## JK
## fmad_fp32
module fmad_fp32
  (
   input         clk,
   input         reset,
   input         req,
   input [31:0]  x,
   input [31:0]  y,
   input [31:0]  z,
   output [31:0] rslt,
   output [4:0]  flag
   );
   wire signed [31:0] acc0, acc1, acc2, acc3;
   wire signed [9:0]  exp0, exp1, exp2, exp3;
   fmad fmad
     (
      .clk(clk),
      .reset(reset),
      .req(req),
      .req_command(1),
      .x(x),
      .y(y),
      .z(z),
      .w(32'h0),
      .acc0(acc0), .acc1(acc1), .acc2(acc2), .acc3(acc3),
      .exp0(exp0), .exp1(exp1), .exp2(exp2), .exp3(exp3),
      .rslt(rslt),
      .flag(flag)
   );
endmodule
Size in the first run: roughly 340 flip-flops, about 140 I/O pins.
export LEC_CHECK = 0
export ABC_AREA = 1
export CAP_MARGIN = 15
export CORE_ASPECT_RATIO = 0.9
export CORE_MARGIN = 2
export CORE_UTILIZATION = 72
export CTS_CLUSTER_DIAMETER = 201
export CTS_CLUSTER_SIZE = 72
export SETUP_SLACK_MARGIN = 2.84
export SLEW_MARGIN = 20
create_clock -name core_clock -period 10.7 [get_ports {clk}]
run.sh (not shown) runs the stock make flow with config.mk's settings and CLKGATE_MAP_FILE=.
Status: JK FAILED at 5_1_grt (tool error)
## Diff of input files: MS against JK
# JK
export LEC_CHECK = 0
export ABC_AREA = 1
export CAP_MARGIN = 15
export CORE_ASPECT_RATIO = 0.9
export CORE_MARGIN = 2
export CORE_UTILIZATION = 72
export CTS_CLUSTER_DIAMETER = 201
export CTS_CLUSTER_SIZE = 72
export SETUP_SLACK_MARGIN = 2.84
export SLEW_MARGIN = 20
create_clock -name core_clock -period 10.7 [get_ports {clk}]
# MS
export LEC_CHECK = 0
export CAP_MARGIN = 20
export CORE_MARGIN = 2
export CORE_UTILIZATION = 40
export SLEW_MARGIN = 20
create_clock -name core_clock -period 16.8 [get_ports {clk}]
==> comparison <==
- Having completed the whole flow, MS delivered a layout that passed the timing, design-rule and antenna checks.
- MS ended with more average cell area after synthesis than JK.
- Synthesized cell count: higher on JK
- In MS, post-synthesis net count is lower than in JK.
> inputs changed (MS -> AL)
# MS
export LEC_CHECK = 0
export CAP_MARGIN = 20
export CORE_MARGIN = 2
export CORE_UTILIZATION = 40
export SLEW_MARGIN = 20
create_clock -name core_clock -period 16.8 [get_ports {clk}]
# AL
export LEC_CHECK = 0
export CAP_MARGIN = 15
export CORE_MARGIN = 2
export CORE_UTILIZATION = 72
export CTS_CLUSTER_SIZE = 40
export SLEW_MARGIN = 20
create_clock -name core_clock -period 13.6 [get_ports {clk}]
Notes after the runs:
MS finished all stages; the layout is clean. AL finished every stage; the final checks, however, were not passed, the failures being negative setup slack. MS vs AL, cell with the largest stage delay on the worst path: clkdlybuf4s50_1 vs mux4_2. AL ends up with higher critical path depth than MS does. Horizontal extent of the die for AL is lower than for MS. The run showing the smaller global-route usage is MS. Relative to MS, the total length of routed met2 wires measured on AL has decreased by a few percent. AL vs. MS: design area picked up an extra 1600 µm². Critical path's largest stage delay | AL below MS. | routed via count divided by cell count | AL vs MS | 1.1 higher |. MS → AL: met2 demand-to-capacity share in global routing picked up an extra 30 points; met3 track demand over resource up 7.8 points.
The inputs of TR differ from those of AL as listed below.
# AL
export LEC_CHECK = 0
export CAP_MARGIN = 15
export CORE_MARGIN = 2
export CORE_UTILIZATION = 72
export CTS_CLUSTER_SIZE = 40
export SLEW_MARGIN = 20
create_clock -name core_clock -period 13.6 [get_ports {clk}]
# TR
export LEC_CHECK = 0
export ABC_AREA = 1
export CAP_MARGIN = 15
export CORE_ASPECT_RATIO = 0.5
export CORE_MARGIN = 2
export CORE_UTILIZATION = 72
export CTS_CLUSTER_DIAMETER = 201
export CTS_CLUSTER_SIZE = 72
export SETUP_SLACK_MARGIN = 3.18
export SLEW_MARGIN = 20
create_clock -name core_clock -period 11.0 [get_ports {clk}]
==> comparison <==
TR: aborted in 5_1_grt (tool error)
TR vs. AL: xor/xnor cell area share of the yosys netlist shows a reduction of 5.2 points; worst-case setup slack after placement went up; synthesized-area fraction occupied by adder cells about even; die footprint down 0.69%; number of buffers inserted by post-CTS setup repair rose 214.
Looking at top logic cell family in the synthesized netlist, the AND-OR/OR-AND gates result is from AL; the simple AND/OR/NAND/NOR gates one comes from TR.
diff inputs: TR => PW
# TR
export LEC_CHECK = 0
export ABC_AREA = 1
export CAP_MARGIN = 15
export CORE_ASPECT_RATIO = 0.5
export CORE_MARGIN = 2
export CORE_UTILIZATION = 72
export CTS_CLUSTER_DIAMETER = 201
export CTS_CLUSTER_SIZE = 72
export SETUP_SLACK_MARGIN = 3.18
export SLEW_MARGIN = 20
create_clock -name core_clock -period 11.0 [get_ports {clk}]
# PW
export LEC_CHECK = 0
export CAP_MARGIN = 20
export CORE_MARGIN = 2
export CORE_UTILIZATION = 65
export SLEW_MARGIN = 20
create_clock -name core_clock -period 13.6 [get_ports {clk}]
==> comparison <==
- STATUS run=PW STAGES=ALL_DONE FINAL_CHECKS=FAILED CAUSE=negative setup slack
- [compare] base=TR new=PW: number of unique standard cell types used by synthesis went up by about 60%; post-cts repair resize count went down; die span in y saw an increase.
- PW ends up with higher CTS buffer count than TR does.

---

Setup of run A:
fmad_fp32 again, from the RTL that the note above started with.
clock: 9.35 ns
lec_check: 0
abc_area: 1
cap_margin: 15
core_margin: 2
core_utilization: 72
cts_cluster_diameter: 319
cts_cluster_size: 98
place_density: 0.39
setup_slack_margin: 2.77
slew_margin: 20
tns_end_percent: 10
Run A did not finish: a tool error stopped it during global routing.
For run B, these inputs were changed with respect to run A:
- clearing CTS_CLUSTER_DIAMETER, which used to be 319
- clearing CTS_CLUSTER_SIZE, which used to be 98
- clearing TNS_END_PERCENT, which used to be 10
- clearing ABC_AREA, which used to be 1
- swapping 15 for 20 in CAP_MARGIN
- swapping 72 for 40 in CORE_UTILIZATION
- clearing PLACE_DENSITY, which used to be 0.39
- clearing SETUP_SLACK_MARGIN, which used to be 2.77
- swapping 9.35 for 17.5 in the clock period (ns, I/O delays scaled along)
Findings:
Diff run A -> run B: number of I/O port buffers held, number of synthesized flops with an enable pin closely matched the old numbers, average size of a mapped cell saw an increase. In summary, run B completed successfully, with a layout that passed the timing, design-rule and antenna checks. Combinational family with the most area after synthesis: AND-OR/OR-AND gates -> run B, simple AND/OR/NAND/NOR gates -> run A.
#### Input delta (run C over run B)
- SETUP_SLACK_MARGIN: unset -> -0.65
- CORE_ASPECT_RATIO: unset -> 1.72
- CELL_PAD_IN_SITES_DETAIL_PLACEMENT: unset -> 1
- CORE_MARGIN: 2 -> 8
- GPL_ROUTABILITY_DRIVEN: unset -> 1
- MIN_ROUTING_LAYER: unset -> met2
- the clock period (ns, I/O delays scaled along): 17.5 -> 14.7
Results
Number of buffers outside the clock class in the layout, run B and run C: higher on run C. On transition time at the pin with the least slew margin: between run B and run C, it ends up lower for run B. Run C had finished all stages when the layout checks came back failing, citing setup timing. Initial antenna violation count is lower on run C.
Modified inputs, run D compared to run C
- putting CTS_CLUSTER_DIAMETER at 209 where nothing was set
- clearing MIN_ROUTING_LAYER, which used to be met2
- clearing CORE_ASPECT_RATIO, which used to be 1.72
- clearing GPL_ROUTABILITY_DRIVEN, which used to be 1
- clearing CELL_PAD_IN_SITES_DETAIL_PLACEMENT, which used to be 1
- putting ABC_AREA at 1 where nothing was set
- swapping 40 for 72 in CORE_UTILIZATION
- swapping 8 for 2 in CORE_MARGIN
- putting CTS_CLUSTER_SIZE at 17 where nothing was set
- clearing SETUP_SLACK_MARGIN, which used to be -0.65
- swapping 20 for 15 in CAP_MARGIN
- swapping 14.7 for 13.6 in the clock period (ns, I/O delays scaled along)
Findings:
- Run D did not stop at any stage, and its layout met the timing, design-rule and antenna checks.
- Looking at multi-input gate area in the final layout across run D and run C, the one that comes out lower is run D.
- Going from run C to run D, utilization grows by 32 points.
Edits applied to the flow inputs when going from run D to run E:
- ABC_AREA no longer set, was 1
- CTS_CLUSTER_DIAMETER no longer set, was 209
- CAP_MARGIN now 20, was 15
- PLACE_DENSITY now 0.43, previously not set
- TNS_END_PERCENT now 40, previously not set
- CTS_CLUSTER_SIZE now 100, was 17
- the clock period (ns, I/O delays scaled along) now 11.4, was 13.6
Results
The log for run E ends in global routing with error ODB-0269, so the run never completed. Summary of run E over run D: area of the chip went up, maximum count of clock buffers along a single path did not really move, share of cell area taken by muxes after synthesis went up, synthesized cell count went down. The total placed cells including tap cells reported for run E is smaller than that of run D by about 3%.
## Diff of input files: run F against run E
- CORE_UTILIZATION now 58, was 72
- PLACE_DENSITY no longer set, was 0.43
- CTS_CLUSTER_SIZE no longer set, was 100
- TNS_END_PERCENT no longer set, was 40
- the clock period (ns, I/O delays scaled along) now 9.35, was 11.4
### Flow results
- Summary of run F over run E: placeable core region rose by 18000 sq um; number of buffers added for setup after CTS went up 88; post-synthesis mux area share stayed essentially flat; tally of unique sky130hd cells used after synthesis has remained practically unchanged.
- [flow] run F | stages: complete | final checks: fail | reason: setup timing
- Summary of run F over run E: chip width now sits higher, core utilization at floorplan down 15 points, die size now sits higher, I/O pin total roughly the same.
- Lower number of resized instances in the post-cts repair step goes to run E over run F.
- In run F the CTS buffer count turned out 3 higher than in run E.
